## mschdpath
module mschdpath (
    input clk, rst_b,ld_merg,upd_mreg, input [511:0] blk, output [31:0] m0
);
Size in the first run: about 2800 cells after synthesis, about 28000 sq um of cells after synthesis.
==> flow/config.mk <==
export PLATFORM = sky130hd
export DESIGN_NAME = mschdpath
export DESIGN_NICKNAME = mschdpath
export VERILOG_FILES = /design/flow/design.v
export SDC_FILE = /design/flow/constraint.sdc
export NUM_CORES = 4
export LEC_CHECK = 0
export CAP_MARGIN = 20
export CORE_MARGIN = 2
export CORE_UTILIZATION = 65
export SLEW_MARGIN = 20
==> flow/constraint.sdc <==
create_clock -name core_clock -period 3.09 [get_ports {clk}]
set_input_delay 0.6180 -clock core_clock [delete_from_list [all_inputs] [get_ports {clk}]]
set_output_delay 0.6180 -clock core_clock [all_outputs]
set_load 0.01 [all_outputs]
run.sh (not shown) runs the stock make flow with config.mk's settings and CLKGATE_MAP_FILE=.
The starting point produced a layout that fails on negative setup slack.
Change:
Settings changed: CORE_UTILIZATION 65 to 40.
Clock period 3.09 ns to 4.42 ns, I/O delays scaled along.
=> With this change the flow finished clean; global-route usage came out lower by 23 points; final cell count came out higher by 3.4%; critical path depth came out lower by 3; worst setup slack gets better by 1400 ps; wire length came out lower by 15%; utilization came out lower by 39 points; combinational power came out lower by 55%; count of clock-buffer cells in the layout came out higher by 1; hold slack gets worse by 170 ps.
Change:
Settings changed: ABC_AREA set to 1, CORE_UTILIZATION 40 to 72, CTS_CLUSTER_DIAMETER set to 349, CTS_CLUSTER_SIZE set to 100, TNS_END_PERCENT set to 10.
Clock period 4.42 ns to 1.94 ns, I/O delays scaled along.
What happened:
- The new run ended with an error in global routing
- die size shrinks by 43%
- area after synthesis grows by about 2.4%
- synthesized cell count grows by 27%
Change:
Settings changed: ABC_AREA 1 to unset, CORE_UTILIZATION 72 to 68, CTS_CLUSTER_DIAMETER 349 to unset, CTS_CLUSTER_SIZE 100 to unset, TNS_END_PERCENT 10 to unset.
Clock period 1.94 ns to 3.89 ns, I/O delays scaled along.
Result:
- Now the flow produced a layout that fails on negative setup slack
- synthesized area shrinks by 2.4%
- synthesized cell count shrinks by 21%
- die area grows by 3.3%
Change:
Settings changed: CORE_UTILIZATION 68 to 72, CTS_CLUSTER_SIZE set to 43, PLACE_DENSITY set to 0.64.
Clock period 3.89 ns to 3.71 ns, I/O delays scaled along.
Effect: This time the run never finished: it broke off in clock tree synthesis (DPL-0033). Die size decreases by 5.4%. Synthesized area is unchanged. Synthesized cell count is unchanged.

Starting RTL as in the previous note.
clock: 1.94 ns
lec_check: 0
cap_margin: 20
core_margin: 2
core_utilization: 72
cts_cluster_diameter: 349
cts_cluster_size: 100
place_density: 0.38
slew_margin: 20
tns_end_percent: 10
The first run never finished: it broke off in 4_1_cts.
Edit:
==> flow/config.mk (replaced) <==
export PLATFORM = sky130hd
export DESIGN_NAME = mschdpath
export DESIGN_NICKNAME = mschdpath
export VERILOG_FILES = /design/flow/design.v
export SDC_FILE = /design/flow/constraint.sdc
export NUM_CORES = 4
export LEC_CHECK = 0
export ABC_AREA = 1
export CAP_MARGIN = 20
export CORE_ASPECT_RATIO = 0.93
export CORE_MARGIN = 2
export CORE_UTILIZATION = 72
export CTS_CLUSTER_DIAMETER = 355
export CTS_CLUSTER_SIZE = 25
export SLEW_MARGIN = 20
==> flow/constraint.sdc (replaced) <==
create_clock -name core_clock -period 2.67 [get_ports {clk}]
set_input_delay 0.5340 -clock core_clock [delete_from_list [all_inputs] [get_ports {clk}]]
set_output_delay 0.5340 -clock core_clock [all_outputs]
set_load 0.01 [all_outputs]
- With this change the flow died in 5_1_grt
- area after synthesis is higher by 2.4%
- synthesized cell count is higher by 27%
- die size is higher by 2.4%
Edit:
==> flow/config.mk (replaced) <==
export PLATFORM = sky130hd
export DESIGN_NAME = mschdpath
export DESIGN_NICKNAME = mschdpath
export VERILOG_FILES = /design/flow/design.v
export SDC_FILE = /design/flow/constraint.sdc
export NUM_CORES = 4
export LEC_CHECK = 0
export CAP_MARGIN = 20
export CORE_MARGIN = 2
export CORE_UTILIZATION = 72
export CTS_CLUSTER_DIAMETER = 349
export CTS_CLUSTER_SIZE = 100
export SLEW_MARGIN = 20
==> flow/constraint.sdc (replaced) <==
create_clock -name core_clock -period 2.19 [get_ports {clk}]
set_input_delay 0.4380 -clock core_clock [delete_from_list [all_inputs] [get_ports {clk}]]
set_output_delay 0.4380 -clock core_clock [all_outputs]
set_load 0.01 [all_outputs]
Outcome:
- With this change the flow ended with an error in 4_1_cts
- die area fell by a few percent
- synthesized area fell by a few percent
- synthesized cell count fell by about a fifth
Edit:
--- a/flow/config.mk
+++ b/flow/config.mk
@@ -6,4 +6,5 @@
 export NUM_CORES = 4
 export LEC_CHECK = 0
+export ABC_AREA = 1
 export CAP_MARGIN = 20
 export CORE_MARGIN = 2
@@ -11,3 +12,5 @@
 export CTS_CLUSTER_DIAMETER = 349
 export CTS_CLUSTER_SIZE = 100
+export SETUP_SLACK_MARGIN = 0.65
 export SLEW_MARGIN = 20
+export TNS_END_PERCENT = 10
- The new run ended with an error in 5_1_grt
- die area rises by 2.4%
- synthesized cell count increases by about 27%
- synthesized area is higher by about 2.4%

## juniper
Starting RTL as in the previous note.
==> flow/design.v (excerpt) <==
module mschdpath (
    input clk, rst_b,ld_merg,upd_mreg, input [511:0] blk, output [31:0] m0
);
clock: 4.63 ns
lec_check: 0
abc_area: 0
cap_margin: 25
cell_pad_in_sites_detail_placement: 1
cell_pad_in_sites_global_placement: 0
core_aspect_ratio: 1.69
core_margin: 2
core_utilization: 61
cts_cluster_size: 18
hold_slack_margin: 0.06
place_density_lb_addon: 0.05
setup_slack_margin: 0.47
slew_margin: 30
tns_end_percent: 60
juniper did not finish; a tool error ended it in 3_5_place_dp.
What quartz does differently from juniper at the input level:
Settings: CELL_PAD_IN_SITES_GLOBAL_PLACEMENT now 2, was 0; HOLD_SLACK_MARGIN no longer set, was 0.06; MAX_ROUTING_LAYER now met4, previously not set; CORE_ASPECT_RATIO no longer set, was 1.69; CORE_UTILIZATION now 40, was 61; PLACE_DENSITY_LB_ADDON no longer set, was 0.05; CAP_MARGIN now 20, was 25; SETUP_SLACK_MARGIN no longer set, was 0.47; SLEW_MARGIN now 20, was 30; ABC_AREA no longer set, was 0; CTS_CLUSTER_SIZE now 37, was 18; TNS_END_PERCENT no longer set, was 60; the clock period (ns, I/O delays scaled along) now 4.5, was 4.63.
Results
- quartz | stages: all done | timing, DRC, antenna: all pass
- Taking juniper as the reference point, the die outline height of quartz falls by 4.9%.
- juniper -> quartz: number of enable flip-flop cells delta 0, exact match
- From juniper to quartz, synthesized instance count did not move at all.
- Diff juniper -> quartz: area fraction in full adders, half adders and majority gates has remained practically unchanged, register area share after synthesis has remained practically unchanged, share of the core filled by cells before placement has decreased, die size has increased.
#### Input delta (xenon over quartz)
Settings: MAX_ROUTING_LAYER no longer set, was met4; CORE_UTILIZATION now 66, was 40; CELL_PAD_IN_SITES_GLOBAL_PLACEMENT no longer set, was 2; CELL_PAD_IN_SITES_DETAIL_PLACEMENT no longer set, was 1; CTS_CLUSTER_SIZE no longer set, was 37; the clock period (ns, I/O delays scaled along) now 3.71, was 4.5.
Results
xenon had finished all stages when the layout checks came back failing, citing negative setup slack. Delta (xenon minus quartz): total routed wirelength shows an increase of 19000 um; detailed-route DRC error count shows no meaningful change; final instance count without filler cells shows a reduction of 215; detailed-route vias per instance shows an increase of about 32%.
> inputs changed (xenon -> zinc)
Settings: putting HOLD_SLACK_MARGIN at -0.09 where nothing was set; putting SETUP_SLACK_MARGIN at 0.54 where nothing was set; swapping 66 for 68 in CORE_UTILIZATION; putting CTS_CLUSTER_DIAMETER at 26 where nothing was set; putting CTS_CLUSTER_SIZE at 66 where nothing was set; swapping 3.71 for 3.64 in the clock period (ns, I/O delays scaled along).
--- outcome ---
zinc and xenon ended up with nearly the same number of standard cells reported by yosys. The pre-CTS setup slack on zinc is in line with that on xenon. Between zinc and xenon, it is zinc whose global placement routability congestion is higher, by about 7%. [compare] base=xenon new=zinc: post-synth area from yosys stat saw little to no change, floorplan core density saw an increase, area of placed instances saw little to no change, total die area saw a decrease. Going from xenon to zinc, chip height shrinks by about 1.5%. zinc never completed; the flow aborted with a tool error in 4_1_cts. Going from xenon to zinc, the floorplan die width was found to have gone down by 1.5%.
Here is what was changed in the inputs of pepper compared with zinc.
Settings: swapping 66 for 34 in CTS_CLUSTER_SIZE; clearing HOLD_SLACK_MARGIN, which used to be -0.09; clearing SETUP_SLACK_MARGIN, which used to be 0.54; clearing CTS_CLUSTER_DIAMETER, which used to be 26; swapping 3.64 for 3.82 in the clock period (ns, I/O delays scaled along).
==> comparison <==
Per the comparison of pepper with zinc, sum of net half-perimeters after detailed placement now sits lower; net count entering floorplan now sits at about the same level. Placement-stage worst setup slack is higher on pepper. The final report for pepper shows a completed flow and a layout that fails verification, specifically negative setup slack. Summary of pepper over zinc: simple logic cell fraction of the synthesized area stayed essentially flat; number of storage elements in the synthesis netlist flat; cell area after technology mapping held steady. Delta (pepper minus zinc): area of placed instances now smaller; count of mapped cells out of synthesis closely matched the old numbers; chip area comparable; number of buffers inserted by port buffering essentially unchanged.

The RTL this note starts from:
==> flow/design.v <==
module rgst #(
    parameter w=8
)(
    input clk, rst_b, ld, clr, input [w-1:0] d, output reg [w-1:0] q
);
    always @ (posedge clk, negedge rst_b)
        if (!rst_b)                 q <= 0;
        else if (clr)               q <= 0;
        else if (ld)                q <= d;
endmodule
module mschdpath (
    input clk, rst_b,ld_merg,upd_mreg, input [511:0] blk, output [31:0] m0
);
    function [31:0] RtRot(input [31:0] x, input [4:0] p);
        reg [63:0] tmp; begin
        tmp = {x, x} >> p; RtRot = tmp[31:0];end
    endfunction
    function [31:0] Sgm0(input [31:0]x); begin
        Sgm0=RtRot(x,7)^RtRot(x,18)^(x>>3);end
    endfunction
    function [31:0] Sgm1(input [31:0]x); begin
        Sgm1=RtRot(x,17)^RtRot(x,19)^(x>>10);end
    endfunction
    function [31:0] Mux(input sel,input [31:0]d1,d0); begin
        Mux = (sel) ?  d1 : d0 ;end
    endfunction
    function [31:0] Word32(input [511:0]blk, input [3:0]idx); begin
        Word32 = blk[511-32*idx -:32];end
    endfunction
    wire [31:0] m[0:15];
    generate
        genvar k;
        for( k = 0; k < 16; k = k +1) begin:some_name
            if(k < 15)
                rgst #(.w(32)) i0(.clk(clk),.rst_b(rst_b),.clr(1'd0),.ld(upd_mreg),.d(Mux(ld_merg,Word32(blk,k),m[k+1])),.q(m[k]));
            else
                rgst #(.w(32)) i0(.clk(clk),.rst_b(rst_b),.clr(1'd0),.ld(upd_mreg),.d(Mux(ld_merg,Word32(blk,k),m[0] + Sgm0(m[1]) + m[9] + Sgm1(m[14]))),.q(m[k]));
        end
    endgenerate
    assign m0 = m[0];
endmodule
clock: 3.45 ns
lec_check: 0
abc_area: 0
cap_margin: 20
cell_pad_in_sites_global_placement: 0
core_aspect_ratio: 0.99
core_margin: 2
core_utilization: 70
cts_cluster_diameter: 271
cts_cluster_size: 37
hold_slack_margin: 0.3
setup_slack_margin: -0.29
slew_margin: 30
tns_end_percent: 60
The first run ended with an error in global routing (GRT-0232).
Next try:
ABC_AREA = default   (was 0)
CELL_PAD_IN_SITES_GLOBAL_PLACEMENT = default   (was 0)
CORE_ASPECT_RATIO = default   (was 0.99)
CORE_UTILIZATION = 68   (was 70)
CTS_CLUSTER_DIAMETER = default   (was 271)
CTS_CLUSTER_SIZE = 34   (was 37)
HOLD_SLACK_MARGIN = -0.09   (was 0.3)
SETUP_SLACK_MARGIN = default   (was -0.29)
SLEW_MARGIN = 20   (was 30)
TNS_END_PERCENT = 80   (was 60)
clock period = 3.82 ns   (was 3.45 ns; I/O delays follow)
After rerunning: The new run ran to the end with violations: setup timing; synthesized area does not change; die area went up by a few percent; synthesized cell count is unchanged.
Next try:
CTS_CLUSTER_DIAMETER = 33   (was default)
CTS_CLUSTER_SIZE = 62   (was 34)
SETUP_SLACK_MARGIN = 1.04   (was default)
clock period = 3.65 ns   (was 3.82 ns; I/O delays follow)
Result: With this change the flow ended with an error in global routing with GRT-0116. Die size does not change. Synthesized area is unchanged. Synthesized cell count does not change.
Power figures rest on the tool's default switching activity, not on a simulated workload.
